==> inputs of fjord <==
==> flow/design.v <==
module tpumac
    #(parameter BITS_AB=8,
    parameter BITS_C=16)
    (
    input clk, rst_n, WrEn, en,
    input signed [BITS_AB-1:0] Ain,
    input signed [BITS_AB-1:0] Bin,
    input signed [BITS_C-1:0] Cin,
    output reg signed [BITS_AB-1:0] Aout,
    output reg signed [BITS_AB-1:0] Bout,
    output reg signed [BITS_C-1:0] Cout
    );
    logic signed [BITS_C-1:0] AxB, CPAB;
    always_ff @(posedge clk, negedge rst_n) begin
        if (!rst_n) begin
            Aout <= 0;
            Bout <= 0;
        end else if (en) begin
            Aout <= Ain;
            Bout <= Bin;
        end
    end
    always_ff @(posedge clk, negedge rst_n) begin
        if (!rst_n) begin
            Cout <= 0;
        end else if (WrEn) begin
            Cout <= Cin;
        end else if (en) begin
            Cout <= CPAB;
        end 
    end
    always_comb begin
        AxB = Ain * Bin;
        CPAB = AxB + Cout;
    end
endmodule
module systolic_array
#(
parameter BITS = 8,
parameter DIM = 32
)
(
input clk,rst_n,en,
input [DIM-1:0][BITS-1:0] A,
input [DIM-1:0][BITS-1:0] B,
output [DIM-1:0][DIM-1:0][BITS*2-1:0] Cout
);
logic [DIM-1:0][DIM-1:0][BITS-1:0] MACAin, MACBin, MACAout, MACBout;
logic [DIM-1:0][DIM-1:0][BITS*2-1:0] MACCout;
assign Cout = MACCout;
genvar gi, gj;
generate
    for (gi = 0 ; gi < DIM ; gi++) begin : row
        for (gj = 0 ; gj < DIM ; gj++) begin : col
            tpumac #(.BITS_AB(BITS), .BITS_C(BITS*2)) iDUT (
                .clk(clk), .rst_n(rst_n), .WrEn(1'b0), .en(en),
                .Ain(MACAin[gi][gj]), .Bin(MACBin[gi][gj]), .Cin({(BITS*2){1'b0}}),
                .Aout(MACAout[gi][gj]), .Bout(MACBout[gi][gj]), .Cout(MACCout[gi][gj])
            );
        end
    end
endgenerate
always_comb begin : ABCManager
    for (int i = 0 ; i < DIM ; i++) begin
        MACAin[i][0] = A[i];
        MACBin[0][i] = B[i];
    end
    for (int i = 0 ; i < DIM ; i++) begin
        for (int j = 1 ; j < DIM ; j++) begin
            MACAin[i][j] = MACAout[i][j-1];
        end
    end
    for (int i = 1 ; i < DIM ; i++) begin
        for (int j = 0 ; j < DIM ; j++) begin
            MACBin[i][j] = MACBout[i-1][j]; 
        end
    end
end
endmodule
module layoutA
#(
    parameter BITS = 8,  
    parameter DIM = 32  
)
(
    input [DIM-1:0][DIM-1:0][BITS-1:0] INA,
    input [$clog2(DIM):0] m, n, 
    output logic [DIM-1:0][DIM*2-2:0][BITS-1:0] OUTA
);
always_comb begin : ConnectionsA
    for (int row = 0 ; row < DIM ; row++) begin
        for (int col = 0 ; col < DIM*2-1 ; col++) begin
            if (col >= DIM*2-1-n-row && col <= DIM*2-2-row && row < m) begin
                OUTA[row][col] = INA[row][DIM*2-2-col-row];
            end else begin
                OUTA[row][col] = 0;
            end
        end
    end
end
endmodule
module layoutB
#(
    parameter BITS = 8,  
    parameter DIM = 32  
)
(
    input [DIM-1:0][DIM-1:0][BITS-1:0] INB,
    input [$clog2(DIM):0] n, p, 
    output logic [DIM*2-2:0][DIM-1:0][BITS-1:0] OUTB
);
always_comb begin : ConnectionsB
    for (int row = 0 ; row < DIM ; row++) begin
        for (int col = 0 ; col < DIM*2-1 ; col++) begin
            if (col >= DIM*2-1-n-row && col <= DIM*2-2-row && row < p) begin
                OUTB[col][row] = INB[DIM*2-2-col-row][row];
            end else begin
                OUTB[col][row] = 0;
            end
        end
    end
end
endmodule
module MATMUL 
#(
    parameter BITS = 8,  
    parameter DIM = 32  
)
(
    input clk, rst_n, en,
    input [$clog2(DIM):0] m, n, p,
    input [DIM-1:0][DIM-1:0][BITS-1:0] matrixDataA,
    input [DIM-1:0][DIM-1:0][BITS-1:0] matrixDataB,
    output logic [DIM-1:0][DIM-1:0][BITS-1:0] dataOut,
    output logic done
);
logic [$clog2(DIM*4):0] count;
logic [DIM-1:0][BITS-1:0] Ain, Bin;
logic [DIM-1:0][DIM-1:0][BITS*2-1:0] Cout;
logic [DIM-1:0][DIM*2-2:0][BITS-1:0] OUTA;
logic [DIM*2-2:0][DIM-1:0][BITS-1:0] OUTB;
layoutA #(.BITS(BITS), .DIM(DIM))
LayoutADUT (.INA(matrixDataA),.m(m),.n(n),.OUTA(OUTA));
layoutB #(.BITS(BITS), .DIM(DIM))
LayoutBDUT (.INB(matrixDataB),.n(n),.p(p),.OUTB(OUTB));
systolic_array #(.BITS(BITS), .DIM(DIM))
SysArrayDUT (.clk(clk), .rst_n(rst_n), .en(en), .A(Ain), .B(Bin), .Cout(Cout));
always @(posedge clk, negedge rst_n) begin
    if (!rst_n) begin
        count <= 0;
    end else if (done) begin
        count <= 0;
    end else if (en == 1) begin
        count <= count + 1;
    end
end
always_comb begin : DataFeeder
    for (int i = 0 ; i < DIM ; i++) begin
        if (count <= DIM*2-2) begin
            Ain[i] = OUTA[i][DIM*2-2-count];
            Bin[i] = OUTB[DIM*2-2-count][i];
        end else begin
            Ain[i] = 0;
            Bin[i] = 0;
        end
    end
    for (int i = 0 ; i < DIM ; i++) begin
        for (int j = 0 ; j < DIM ; j++) begin
            dataOut[i][j] = Cout[i][j] >> BITS;  
        end
    end
end
always_comb begin : howdone
    done = count == m+n+p-2 ? 1 : 0;
end
endmodule
module matmul_top
#(
    parameter BITS = 8,
    parameter DIM = 4
)
(
    input clk, rst_n, en,
    input [$clog2(DIM):0] m, n, p,
    input [DIM*DIM*BITS-1:0] mat_a,
    input [DIM*DIM*BITS-1:0] mat_b,
    output [DIM*DIM*BITS-1:0] mat_c,
    output done
);
MATMUL #(.BITS(BITS), .DIM(DIM)) u_matmul (
    .clk(clk), .rst_n(rst_n), .en(en),
    .m(m), .n(n), .p(p),
    .matrixDataA(mat_a), .matrixDataB(mat_b),
    .dataOut(mat_c), .done(done)
);
endmodule
==> flow/run.sh <==
#!/bin/bash
# the make line also repeats each setting of config.mk as NAME=value (left out here)
make -C /OpenROAD-flow-scripts/flow DESIGN_CONFIG=/design/flow/config.mk WORK_HOME=/design/flow/orfs CLKGATE_MAP_FILE= finish
==> flow/config.mk <==
export PLATFORM = sky130hd
export DESIGN_NAME = matmul_top
export DESIGN_NICKNAME = matmul_top
export VERILOG_FILES = /design/flow/design.v
export SDC_FILE = /design/flow/constraint.sdc
export NUM_CORES = 4
export LEC_CHECK = 0
export ABC_AREA = 1
export CAP_MARGIN = 20
export CELL_PAD_IN_SITES_DETAIL_PLACEMENT = 0
export CORE_MARGIN = 2
export CORE_UTILIZATION = 70
export CTS_CLUSTER_SIZE = 61
export GPL_ROUTABILITY_DRIVEN = 0
export HOLD_SLACK_MARGIN = -0.08
export MAX_ROUTING_LAYER = met4
export SETUP_SLACK_MARGIN = -0.11
export SLEW_MARGIN = 20
==> flow/constraint.sdc <==
create_clock -name core_clock -period 5.86 [get_ports {clk}]
set_input_delay 1.1720 -clock core_clock [delete_from_list [all_inputs] [get_ports {clk}]]
set_output_delay 1.1720 -clock core_clock [all_outputs]
set_load 0.01 [all_outputs]
==> pepper (differences from fjord) <==
Settings changed: ABC_AREA 1 to not set, CELL_PAD_IN_SITES_DETAIL_PLACEMENT 0 to not set, CORE_UTILIZATION 70 to 63, CTS_CLUSTER_SIZE 61 to not set, GPL_ROUTABILITY_DRIVEN 0 to not set, HOLD_SLACK_MARGIN -0.08 to not set, MAX_ROUTING_LAYER met4 to not set, PLACE_DENSITY set to 0.6, SETUP_SLACK_MARGIN -0.11 to 1.16.
==> flow/constraint.sdc (replaced) <==
create_clock -name core_clock -period 8.37 [get_ports {clk}]
set_input_delay 1.6740 -clock core_clock [delete_from_list [all_inputs] [get_ports {clk}]]
set_output_delay 1.6740 -clock core_clock [all_outputs]
set_load 0.01 [all_outputs]
==> results <==
item                                                                             fjord       pepper
Metal1 wirelength                                                            82,600 µm    96,400 µm
Setup tns final                                                              -56.21 ns         0 ns
Area growth from synthesis to layout                                             21.8%        21.1%
Stage-log warning count                                                             73           75
Number of well-tap cells placed                                                  1,380        1,524
Worst setup path start                                                            n[1]         n[0]
Final Util                                                                       85.9%        77.1%
Final Net Count                                                                 12,200       10,800
Maximum number of pins on one net before global-route repair                       185          191
Number of nets at floorplan                                                     11,300        9,920
Power drawn by the sequential cells                                            6.01 mW      4.69 mW
Chip area from the yosys synthesis statistics                               73,100 µm²   74,100 µm²
Yosys stat cell total                                                            9,315        7,896
Outcome                                                       finished with violations  no timing/DRC/antenna violations
Layout check failures                                                     setup timing            -
Area share of the largest cell type after synthesis                              31.2%        30.8%
Chip area                                                                  107,000 µm²  120,000 µm²
Final worst setup slack                                                       -1.32 ns     0.289 ns

========
==> 01-14: inputs <==
// matmul_top: RTL as listed in full above, without the edits since
Settings: LEC_CHECK=0, CAP_MARGIN=20, CORE_ASPECT_RATIO=0.5, CORE_MARGIN=2, CORE_UTILIZATION=72, CTS_CLUSTER_DIAMETER=363, CTS_CLUSTER_SIZE=95, PLACE_DENSITY=0.36, SLEW_MARGIN=20, TNS_END_PERCENT=10; clock period 5.17 ns.
run.sh (not shown) runs the stock make flow with config.mk's settings and CLKGATE_MAP_FILE=.
==> 06-01: changes against 01-14 <==
- CORE_ASPECT_RATIO: 0.5 -> not set
- CORE_UTILIZATION: 72 -> 65
- CTS_CLUSTER_DIAMETER: 363 -> not set
- CTS_CLUSTER_SIZE: 95 -> not set
- PLACE_DENSITY: 0.36 -> 0.6
- SETUP_SLACK_MARGIN: not set -> -0.55
- TNS_END_PERCENT: 10 -> not set
==> flow/constraint.sdc (replaced) <==
create_clock -name core_clock -period 6.84 [get_ports {clk}]
set_input_delay 1.3680 -clock core_clock [delete_from_list [all_inputs] [get_ports {clk}]]
set_output_delay 1.3680 -clock core_clock [all_outputs]
set_load 0.01 [all_outputs]
==> 09-04: changes against 01-14 <==
- CAP_MARGIN: 20 -> 0
- CORE_ASPECT_RATIO: 0.5 -> not set
- CTS_CLUSTER_DIAMETER: 363 -> 296
- CTS_CLUSTER_SIZE: 95 -> 96
- PLACE_DENSITY: 0.36 -> 0.43
- SETUP_SLACK_MARGIN: not set -> 1.47
- TNS_END_PERCENT: 10 -> 5
==> flow/constraint.sdc (replaced) <==
create_clock -name core_clock -period 6.17 [get_ports {clk}]
set_input_delay 1.2340 -clock core_clock [delete_from_list [all_inputs] [get_ports {clk}]]
set_output_delay 1.2340 -clock core_clock [all_outputs]
set_load 0.01 [all_outputs]
==> comparison <==
01-14 stopped in global routing. 09-04 did not get past global routing (GRT-0116). 06-01 finished but failed the layout checks on setup timing.
Die size, highest first: 06-01, 01-14, 09-04.
Area after synthesis is the same in 09-04 and 01-14.
In synthesized cell count, 09-04 and 01-14 do not differ.
==> figures <==
Number of buffers added for setup after CTS: 06-01 39; 01-14 102; 09-04 69
Cell count after placement: 06-01 10.3k; 01-14 10.2k; 09-04 10.2k
HPWL Detailed: 06-01 216000 um; 01-14 212000 um; 09-04 227000 um
Clock buffer count from CTS: 06-01 58; 01-14 8; 09-04 8
Overall die width: 06-01 342 um; 01-14 458 um; 09-04 325 um
Minimum setup slack after placement: 06-01 -2.34 ns; 01-14 -3.67 ns; 09-04 -2.80 ns
Cell Area, Placed: 06-01 86300 sq um; 01-14 86700 sq um; 09-04 85900 sq um
Outcome: 06-01 complete, but fails checks; 01-14 did not finish; 09-04 did not finish
Stage where the flow stopped: 06-01 -; 01-14 global routing; 09-04 global routing
Violated checks: 06-01 setup timing; 01-14 -; 09-04 -
Deepest level of the CTS H-tree: 06-01 2; 01-14 1; 09-04 1
Area enclosed by the die boundary: 06-01 117000 sq um; 01-14 106000 sq um; 09-04 106000 sq um
Final weighted congestion in routability-driven placement: 06-01 1.07; 01-14 1.18; 09-04 1.23
Power is estimated from default activity; no workload was simulated.
